==> inputs of 03-20 <==
## alu
module alu(OPA, OPB, CIN,INP_VALID, CLK, RST, CMD, CE, MODE, COUT, OFLOW, RES, G, E, L, ERR);
Settings: LEC_CHECK=0, CAP_MARGIN=20, CORE_MARGIN=2, CORE_UTILIZATION=71, CTS_CLUSTER_DIAMETER=29, CTS_CLUSTER_SIZE=37, HOLD_SLACK_MARGIN=-0.09, PLACE_DENSITY=0.65, SLEW_MARGIN=20; clock period 5.71 ns.
run.sh (not shown) runs the stock make flow with config.mk's settings and CLKGATE_MAP_FILE=.
==> inputs of 06-15, as changes to 03-20 <==
Settings changed: ABC_AREA from default to 0, CAP_MARGIN 20 to 0, CORE_ASPECT_RATIO from default to 1.43, CORE_UTILIZATION 71 to 67, CTS_CLUSTER_DIAMETER 29 to default, CTS_CLUSTER_SIZE 37 to default, GPL_ROUTABILITY_DRIVEN from default to 1, HOLD_SLACK_MARGIN -0.09 to default, PLACE_DENSITY 0.65 to 0.61, SETUP_SLACK_MARGIN from default to 0.17, TNS_END_PERCENT from default to 10.
==> flow/constraint.sdc (replaced) <==
create_clock -name core_clock -period 5.46 [get_ports {CLK}]
set_input_delay 1.0920 -clock core_clock [delete_from_list [all_inputs] [get_ports {CLK}]]
set_output_delay 1.0920 -clock core_clock [all_outputs]
set_load 0.01 [all_outputs]
==> inputs of 02-18, as changes to 03-20 <==
Settings changed: CELL_PAD_IN_SITES_GLOBAL_PLACEMENT from default to 1, CORE_UTILIZATION 71 to 39, CTS_CLUSTER_DIAMETER 29 to 394, CTS_CLUSTER_SIZE 37 to 100, HOLD_SLACK_MARGIN -0.09 to default, PLACE_DENSITY 0.65 to default.
==> flow/constraint.sdc (replaced) <==
create_clock -name core_clock -period 8.0 [get_ports {CLK}]
set_input_delay 1.6000 -clock core_clock [delete_from_list [all_inputs] [get_ports {CLK}]]
set_output_delay 1.6000 -clock core_clock [all_outputs]
set_load 0.01 [all_outputs]
==> impl_metrics.toml <==
# yosys + openroad results
[die]
initial_core_util = 0.394

[status]
status = "timing/DRC/antenna clean"

[place]
postPlaceCellArea_mm2 = 0.0112
dpl.hpwl_um = 32400
pre_cts_slack_ps = 554

[cts]
postCtsSetupBuffers = 0

[global_route]
grtUsageMet2 = 0.475
That was 02-18.
==> impl_metrics.toml <==
# yosys + openroad results
[sta]
max_slew_margin = 0.300
setup_ws_ps = -400
setup_viol = 9

[cts]
postCtsSetupBuffers = 10

[status]
status = "complete, but fails checks"
failed_checks = "setup timing"

[min_path]
hp-class = "reg2reg"

[place]
dpl.hpwl_um = 31000
pre_cts_slack_ps = -1040
postPlaceCellArea_mm2 = 0.0120

[global_route]
grtUsageMet2 = 0.848
That was 06-15.
==> impl_metrics.toml <==
# flow metrics
[status]
haltStage = "global routing (5_1_grt)"
status = "stopped before the end"
tool.error = "[ERROR GRT-0232] Routing congestion too high. Check the congestion heatmap in the GUI."

[global_route]
grtUsageMet2 = 0.928

[place]
dpl.hpwl_um = 31600
pre_cts_slack_ps = -1050
postPlaceCellArea_mm2 = 0.0119

[cts]
postCtsSetupBuffers = 20

[die]
initial_core_util = 0.730

[synth]
yosys.cell_types.count = 94
That was 03-20.

* * *

==> zinc: inputs <==
==> flow/design.v <==
module alu(OPA, OPB, CIN,INP_VALID, CLK, RST, CMD, CE, MODE, COUT, OFLOW, RES, G, E, L, ERR);
    input ['d8-1:0] OPA, OPB;
    input CLK, RST, CE, MODE, CIN;
    input [1:0] INP_VALID;
    input ['d4-1:0] CMD;
    output reg ['d16-1:0] RES;
    output reg COUT;
    output reg OFLOW;
    output reg G;
    output reg E;
    output reg L;
    output reg ERR;
    reg ['d16-1:0] RES_next;
    reg COUT_next, OFLOW_next, G_next, E_next, L_next, ERR_next;
    reg ['d16-1:0] res_t;
    reg cout_t, oflow_t, g_t, e_t, l_t, err_t;
    always @(posedge CLK or posedge RST) begin
        if (RST) begin
            RES <= {'d16{1'b0}};
            COUT <= 1'b0;
            OFLOW <= 1'b0;
            G <= 1'b0;
            E <= 1'b0;
            L <= 1'b0;
            ERR <= 1'b0;
        end
        else begin
                RES <= RES_next;
                COUT <= COUT_next;
                OFLOW <= OFLOW_next;
                G <= G_next;
                E <= E_next;
                L <= L_next;
                ERR <= ERR_next;
        end
    end
    always @(posedge CLK) begin
        res_t = {'d16{1'b0}};
        cout_t = 1'b0;
        oflow_t = 1'b0;
        g_t = 1'b0;
        e_t = 1'b0;
        l_t = 1'b0;
        err_t = 1'b0;
        if (CE) begin
            if (MODE) begin
                case (CMD)
                   'd0: begin
                        if (INP_VALID == 'b11) begin
                            res_t = OPA+ OPB;
                            cout_t = res_t[8]; 
                        end
                   end
                   'd1: begin
                        if (INP_VALID == 'b11) begin
                            oflow_t = (OPA < OPB);
                            res_t = OPA - OPB;
                        end
                   end
                   'd2: begin
                        if (INP_VALID == 'b11) begin
                            res_t = OPA + OPB + CIN;
                            cout_t = res_t[8];
                        end
                   end
                   'd3: begin
                        if (INP_VALID == 'b11) begin
                            oflow_t = (OPA < (OPB + CIN));
                            res_t = OPA - OPB - CIN;
                        end
                   end
                   'd4:  begin
                        if (INP_VALID[0] == 'b1) begin
                            res_t = OPA + 1;
                        end
                   end
                   'd5: begin
                        if (INP_VALID[0] == 'b1) begin
                            res_t = OPA - 1;
                            if (OPA == {'d8{1'b0}}) oflow_t = 1;
                        end
                   end
                   'd6: begin
                        if (INP_VALID[1] == 'b1) begin
                            res_t = OPB + 1;
                        end
                   end
                   'd7: begin
                        if (INP_VALID[1] == 'b1) begin
                            res_t = OPB - 1;
                            if (OPB == {'d8{1'b0}}) oflow_t = 1;
                        end
                   end
                   'd8: begin
                        if (INP_VALID == 'b11) begin
                            if (OPA == OPB) begin
                                e_t = 1'b1;
                                g_t = 1'b0;
                                l_t = 1'b0;
                            end
                            else if (OPA > OPB) begin
                                e_t = 1'b0;
                                g_t = 1'b1;
                                l_t = 1'b0;
                            end
                            else begin
                                e_t = 1'b0;
                                g_t = 1'b0;
                                l_t = 1'b1;
                            end
                        end
                   end
                   'd9: begin
                        if (INP_VALID == 'b11) begin
                            res_t = (OPA + 1) * (OPB + 1);
                        end
                   end
                   'd10: begin
                        if (INP_VALID == 'b11) begin
                            res_t = (OPA << 1) * (OPB);
                        end
                   end
                   'd11: begin
                        if (INP_VALID == 'b11) begin
                            res_t = $signed(OPA) + $signed(OPB);
                            oflow_t =((OPA[7] == OPB[7]) && (res_t[7] != OPA[7]));
                            cout_t = res_t[8];
                            if ($signed(res_t) < 0) l_t = 1'b1;
                            else if ($signed(res_t) > 0) g_t = 1'b1;
                            else e_t = 1'b1;
                        end
                   end
                   'd12: begin
                        if (INP_VALID == 'b11) begin
                            res_t = $signed(OPA) - $signed(OPB);
                            oflow_t = ((OPA[7] != OPB[7]) && (res_t[7] != OPA[7]));
                            cout_t = res_t[8];
                            if ($signed(res_t) < 0) l_t = 1'b1;
                            else if ($signed(res_t) > 0) g_t = 1'b1;
                            else e_t = 1'b1;
                        end
                   end
                   default:;
               endcase
            end
            else begin
                case (CMD)
                    'd0:begin
                        if (INP_VALID == 'b11) res_t = {1'b0, OPA & OPB};
                    end
                    'd1:begin
                        if (INP_VALID == 'b11) res_t = {1'b0, ~(OPA & OPB)};
                    end
                    'd2:begin
                        if (INP_VALID == 'b11)res_t = {1'b0, OPA | OPB};
                    end
                    'd3:begin
                        if (INP_VALID == 'b11)res_t = {1'b0, ~(OPA | OPB)};
                    end
                    'd4:begin
                        if (INP_VALID == 'b11) res_t = {1'b0, OPA ^ OPB};
                    end
                    'd5:begin
                        if (INP_VALID == 'b11) res_t = {1'b0, ~(OPA ^ OPB)};
                    end
                    'd6:begin
                        if (INP_VALID[0] == 'b1)
                            res_t = ~OPA &{'d8 {1'b1}};
                    end
                    'd7:begin
                        if (INP_VALID[1] == 'b1)
                            res_t =  ~OPB&{'d8{1'b1}};
                    end
                    'd8:begin
                        if (INP_VALID[0] == 'b1)
                            res_t = (OPA >> 1) &{'d8{1'b1}} ;
                    end
                    'd9:begin
                        if (INP_VALID[0] == 'b1)
                            res_t = (OPA << 1)&{'d8{1'b1}};
                    end
                    'd10:begin
                        if (INP_VALID[1] == 'b1)
                            res_t = (OPB >> 1)&{'d8{1'b1}};
                    end
                    'd11:begin
                        if (INP_VALID[1] == 'b1)
                            res_t = (OPB << 1)&{'d8{1'b1}};
                    end
                    'd12:begin
                        if (INP_VALID == 'b11) begin
                            if (!(|OPB['d8-1:'d2+1])) begin
                                res_t = ((OPA <<  OPB['d2:0]) | (OPA >> ('d8 -  OPB['d2:0])))&{'d8{1'b1}};
                            end
                            else err_t = 1'b1;
                        end
                    end
                    'd13:begin
                        if (INP_VALID == 'b11) begin
                            if (!(|OPB['d8-1:'d2+1])) begin
                                res_t = ((OPA >> OPB['d2:0]) | (OPA << ('d8 - OPB['d2:0]))) &{'d8{1'b1}};
                            end
                            else err_t = 1'b1;
                        end
                    end
                    default: ;
                endcase
            end
            if(!(MODE == 1 && (CMD == 'd10 || CMD == 'd9 || CMD == 'd12 || CMD == 'd11)))
                res_t = res_t & {'d8{1'b1}};
        end
        RES_next <= res_t;
        COUT_next <= cout_t;
        OFLOW_next <= oflow_t;
        G_next <= g_t;
        E_next <= e_t;
        L_next <= l_t;
        ERR_next <= err_t;
    end
endmodule
==> flow/run.sh <==
#!/bin/bash
# the make line also repeats each setting of config.mk as NAME=value (left out here)
make -C /OpenROAD-flow-scripts/flow DESIGN_CONFIG=/design/flow/config.mk WORK_HOME=/design/flow/orfs CLKGATE_MAP_FILE= finish
==> flow/config.mk <==
export PLATFORM = sky130hd
export DESIGN_NAME = alu
export DESIGN_NICKNAME = alu
export VERILOG_FILES = /design/flow/design.v
export SDC_FILE = /design/flow/constraint.sdc
export NUM_CORES = 4
export LEC_CHECK = 0
export ABC_AREA = 1
export CAP_MARGIN = 20
export CORE_MARGIN = 2
export CORE_UTILIZATION = 72
export CTS_CLUSTER_DIAMETER = 308
export CTS_CLUSTER_SIZE = 14
export SETUP_SLACK_MARGIN = 1.02
export SLEW_MARGIN = 20
==> flow/constraint.sdc <==
create_clock -name core_clock -period 3.45 [get_ports {CLK}]
set_input_delay 0.6900 -clock core_clock [delete_from_list [all_inputs] [get_ports {CLK}]]
set_output_delay 0.6900 -clock core_clock [all_outputs]
set_load 0.01 [all_outputs]
==> inputs of raven, as changes to zinc <==
Settings changed: ABC_AREA 1 to not set, CORE_ASPECT_RATIO set to 1.89, CORE_UTILIZATION 72 to 58, CTS_CLUSTER_DIAMETER 308 to 394, CTS_CLUSTER_SIZE 14 to 100, SETUP_SLACK_MARGIN 1.02 to not set, TNS_END_PERCENT set to 15.
==> flow/constraint.sdc (replaced) <==
create_clock -name core_clock -period 8.0 [get_ports {CLK}]
set_input_delay 1.6000 -clock core_clock [delete_from_list [all_inputs] [get_ports {CLK}]]
set_output_delay 1.6000 -clock core_clock [all_outputs]
set_load 0.01 [all_outputs]
==> comparison table <==
quantity	zinc	raven
Syn Inst Count	1652	1281
Area share of fa/ha/maj cells after synthesis	0.290	0.301
Cell area after synthesis	0.0106 mm^2	0.0102 mm^2
Floorplan Core Area	0.0144 mm^2	0.0173 mm^2
Yosys Chip Area	0.0106 mm^2	0.0102 mm^2
Routability congestion estimate from global placement	1.23	1.05
Share of synthesized area occupied by flip-flops and latches	0.0936	0.0970
Number of distinct standard cells referenced by the synthesized netlist	55	94
Avg Synthesized Cell Area	6.41 um^2	7.97 um^2
Number of nets produced by synthesis	1873	1502
Die H	125 um	186 um
Top-count cell post-synth	sky130_fd_sc_hd__nand2_1	sky130_fd_sc_hd__inv_1
Floorplan-stage core utilization	0.734	0.592
Dominant cell area share	0.163	0.169
Outcome	stopped before the end	timing/DRC/antenna clean
Stage where the flow stopped	clock tree synthesis	-
Number of standard cells reported by yosys	1652	1281
And-or/or-and share of the synthesized area	0.128	0.189
Die x size	125 um	101 um
Row count	44	66
HPWL after detailed placement	38100 um	30500 um
MUX share of area	0	0.0357
Placement Setup Slack	-2440 ps	662 ps
